==> inputs of run a <==
==> flow/design.v <==
module uart_rx
  #(parameter CLKS_PER_BIT = 104)
  (
   input        i_Clock,
   input        i_Rst,
   input        i_Rx_Serial,
   output reg [15:0] o_Rx_Byte,
  output reg square_wave,
  output reg pin1,
  output  reg pin2
  );
  parameter s_IDLE         = 3'b000;
  parameter s_RX_START_BIT = 3'b001;
  parameter s_RX_DATA_BITS = 3'b010;
  parameter s_RX_STOP_BIT  = 3'b011;
  parameter s_CLEANUP      = 3'b100;
  reg  [7:0] data_check;
  reg [7:0] first_8bit;
  reg [7:0] second_8bit;
  reg           r_Rx_Data_R;
  reg           r_Rx_Data;
  reg [15:0]     r_Clock_Count;
  reg [4:0]     r_Bit_Index;  
  reg [15:0]     r_Rx_Byte;
  reg [2:0]     r_SM_Main;
wire [60:0] distZ = 61'hFFFFFFFFFFFFFF;
reg [23:0] counter;
reg toggle;
reg toggle_n;
wire [23:0] store;
wire [15:0] distA;
reg [15:0] distB;
reg stop;
reg [15:0] rpm;
assign distA =40*distZ;
assign store = (rpm == 16'd0) ? 24'hFFFFFF : (18 * 100000)/ rpm;
  always @(posedge i_Clock)
    begin
    if (i_Rst)
    begin
      r_Rx_Data_R <= 1'b1;
      r_Rx_Data   <= 1'b1;
      o_Rx_Byte   <= 16'd0;
      rpm         <= 16'd0;
      counter     <= 24'd0;
      toggle      <= 1'b1;
      distB       <= 16'd0;
      stop        <= 1'b0;
      square_wave <= 1'b1;
      pin1        <= 1'b0;
      pin2        <= 1'b0;
    end
    else
    begin
      r_Rx_Data_R <= i_Rx_Serial;
      r_Rx_Data   <= i_Rx_Serial;
     o_Rx_Byte[15:8] <= second_8bit;
     o_Rx_Byte[7:0] <= first_8bit;
     rpm <= {second_8bit, first_8bit};
toggle_n = toggle;
if (stop==0)
begin
counter <= counter + 1;
if (counter >= store )
begin
toggle_n = ~toggle;
toggle <= toggle_n;
counter<=0;
if (second_8bit[7] == 0)
begin
pin1 <= 0;
pin2 <= 1;
end
else
begin
pin1 <= 1;
pin2 <= 0;
end
if (toggle_n==0)
begin
distB <= distB +1;
end
end
if (distB ==distA)
begin
stop <= 1;
end
else
begin
square_wave <= toggle_n;
end
end
end
end
always @(posedge i_Clock)
begin
    if (i_Rst)
    begin
      r_SM_Main     <= s_IDLE;
      r_Clock_Count <= 16'd0;
      r_Bit_Index   <= 5'd0;
      r_Rx_Byte     <= 16'd0;
      data_check    <= 8'h00;
      first_8bit    <= 8'h00;
      second_8bit   <= 8'h00;
    end
    else
      case (r_SM_Main)
        s_IDLE :
          begin
            r_Clock_Count <= 0;
            r_Bit_Index   <= 0;
            if (r_Rx_Data == 1'b0)           
              r_SM_Main <= s_RX_START_BIT;
            else
              r_SM_Main <= s_IDLE;
          end
        s_RX_START_BIT :
          begin
            if (r_Clock_Count == (CLKS_PER_BIT-1)/2)
              begin
                if (r_Rx_Data == 1'b0)
                  begin
                    r_Clock_Count <= 0;   
                    r_SM_Main     <= s_RX_DATA_BITS;
                  end
                else
                  r_SM_Main <= s_IDLE;
              end
            else
              begin
                r_Clock_Count <= r_Clock_Count + 1;
                r_SM_Main     <= s_RX_START_BIT;
              end
          end  
        s_RX_DATA_BITS :
          begin
            if (r_Clock_Count < CLKS_PER_BIT-1)
              begin
                r_Clock_Count <= r_Clock_Count + 1;
                r_SM_Main     <= s_RX_DATA_BITS;
              end
            else
              begin
                r_Clock_Count          <= 0;
                r_Rx_Byte[r_Bit_Index] <= r_Rx_Data;
                if (r_Bit_Index < 8)
                  begin
                    r_Bit_Index <= r_Bit_Index + 1;
                    r_SM_Main   <= s_RX_DATA_BITS;
                  end
                else
                  begin
						 if (data_check == 8'h01)
						 begin
                   first_8bit <= r_Rx_Byte[7:0];
						 data_check <= 8'h00;
						 end
						 if (data_check == 8'h00)
						 begin
					second_8bit <= r_Rx_Byte[7:0];
						 data_check <= 8'h01;
						 end
                    r_Bit_Index <= 0;
                    r_SM_Main   <= s_RX_STOP_BIT;
                  end
              end
          end  
        s_RX_STOP_BIT :
          begin
            if (r_Clock_Count < CLKS_PER_BIT-1)
              begin
                r_Clock_Count <= r_Clock_Count + 1;
                r_SM_Main     <= s_RX_STOP_BIT;
              end
            else
              begin
                r_Clock_Count <= 0;
                r_SM_Main     <= s_CLEANUP;
              end
          end  
        s_CLEANUP :
          begin
            r_SM_Main <= s_IDLE;
          end
        default :
          r_SM_Main <= s_IDLE;
      endcase
    end
endmodule  
==> flow/run.sh <==
#!/bin/bash
# the make line also repeats each setting of config.mk as NAME=value (left out here)
make -C /OpenROAD-flow-scripts/flow DESIGN_CONFIG=/design/flow/config.mk WORK_HOME=/design/flow/orfs CLKGATE_MAP_FILE= finish
==> flow/config.mk <==
export PLATFORM = sky130hd
export DESIGN_NAME = uart_rx
export DESIGN_NICKNAME = uart_rx
export VERILOG_FILES = /design/flow/design.v
export SDC_FILE = /design/flow/constraint.sdc
export NUM_CORES = 4
export LEC_CHECK = 0
export ABC_AREA = 1
export CAP_MARGIN = 20
export CORE_MARGIN = 2
export CORE_UTILIZATION = 72
export MAX_ROUTING_LAYER = met4
export PLACE_DENSITY_LB_ADDON = 0.2
export SLEW_MARGIN = 20
==> flow/constraint.sdc <==
create_clock -name core_clock -period 74.7 [get_ports {i_Clock}]
set_input_delay 14.9400 -clock core_clock [delete_from_list [all_inputs] [get_ports {i_Clock}]]
set_output_delay 14.9400 -clock core_clock [all_outputs]
set_load 0.01 [all_outputs]
==> run b: changes against run a <==
--- a/flow/config.mk
+++ b/flow/config.mk
@@ -9,6 +9,5 @@
 export CAP_MARGIN = 20
 export CORE_MARGIN = 2
 export CORE_UTILIZATION = 72
-export MAX_ROUTING_LAYER = met4
 export PLACE_DENSITY_LB_ADDON = 0.2
 export SLEW_MARGIN = 20
==> flow/constraint.sdc (replaced) <==
create_clock -name core_clock -period 76.2 [get_ports {i_Clock}]
set_input_delay 15.2400 -clock core_clock [delete_from_list [all_inputs] [get_ports {i_Clock}]]
set_output_delay 15.2400 -clock core_clock [all_outputs]
set_load 0.01 [all_outputs]
==> run c: changes against run a <==
--- a/flow/config.mk
+++ b/flow/config.mk
@@ -9,6 +9,7 @@
 export CAP_MARGIN = 20
 export CORE_MARGIN = 2
 export CORE_UTILIZATION = 72
+export HOLD_SLACK_MARGIN = -0.09
 export MAX_ROUTING_LAYER = met4
 export PLACE_DENSITY_LB_ADDON = 0.2
 export SLEW_MARGIN = 20
==> flow/constraint.sdc (replaced) <==
create_clock -name core_clock -period 60.4 [get_ports {i_Clock}]
set_input_delay 12.0800 -clock core_clock [delete_from_list [all_inputs] [get_ports {i_Clock}]]
set_output_delay 12.0800 -clock core_clock [all_outputs]
set_load 0.01 [all_outputs]
==> impl_summary.log <==
[metrics] run summary
[metrics] error that halted the flow: [ERROR GRT-0232] Routing congestion too high. Check the congestion heatmap in the GUI.
[metrics] outcome: stopped before the end
[metrics] cells resized by post-CTS repair: 89
[metrics] post-detailed-placement half-perimeter wirelength: 66300 um
[metrics] post-CTS repair timing setup buffer count: 34
[metrics] GR Util met3: 86.8%
[metrics] met1 demand-to-capacity share in global routing: 96.2%
[metrics] post-place instance area: 31900 sq um
[metrics] Fail Step: 5_1_grt
[metrics] global routing usage summed across all routing layers: 122%
# the run above: run c

==> impl_summary.log <==
[metrics] run summary
[metrics] setup-violating endpoint count in the final report: 0
[metrics] GR Util met3: 4.49%
[metrics] fillcell total: 3373
[metrics] post-detailed-placement half-perimeter wirelength: 63400 um
[metrics] Final Max Tran Viols: 0
[metrics] global routing usage summed across all routing layers: 39.1%
[metrics] outcome: complete, no violations
[metrics] cells resized by post-CTS repair: 15
[metrics] met1 demand-to-capacity share in global routing: 48.3%
# the run above: run a

==> impl_summary.log <==
[metrics] run summary
[metrics] outcome: complete, no violations
[metrics] final instance count without filler cells: 5484
[metrics] Simple-Gate Fraction of Synth Area: 34.5%
[metrics] GR Util met3: 3.90%
[metrics] cells resized by post-CTS repair: 10
[metrics] post-CTS repair timing setup buffer count: 0
[metrics] global routing usage summed across all routing layers: 37.4%
[metrics] R2R cell count: 475
[metrics] setup-violating endpoint count in the final report: 0
[metrics] post-place instance area: 29600 sq um
# the run above: run b

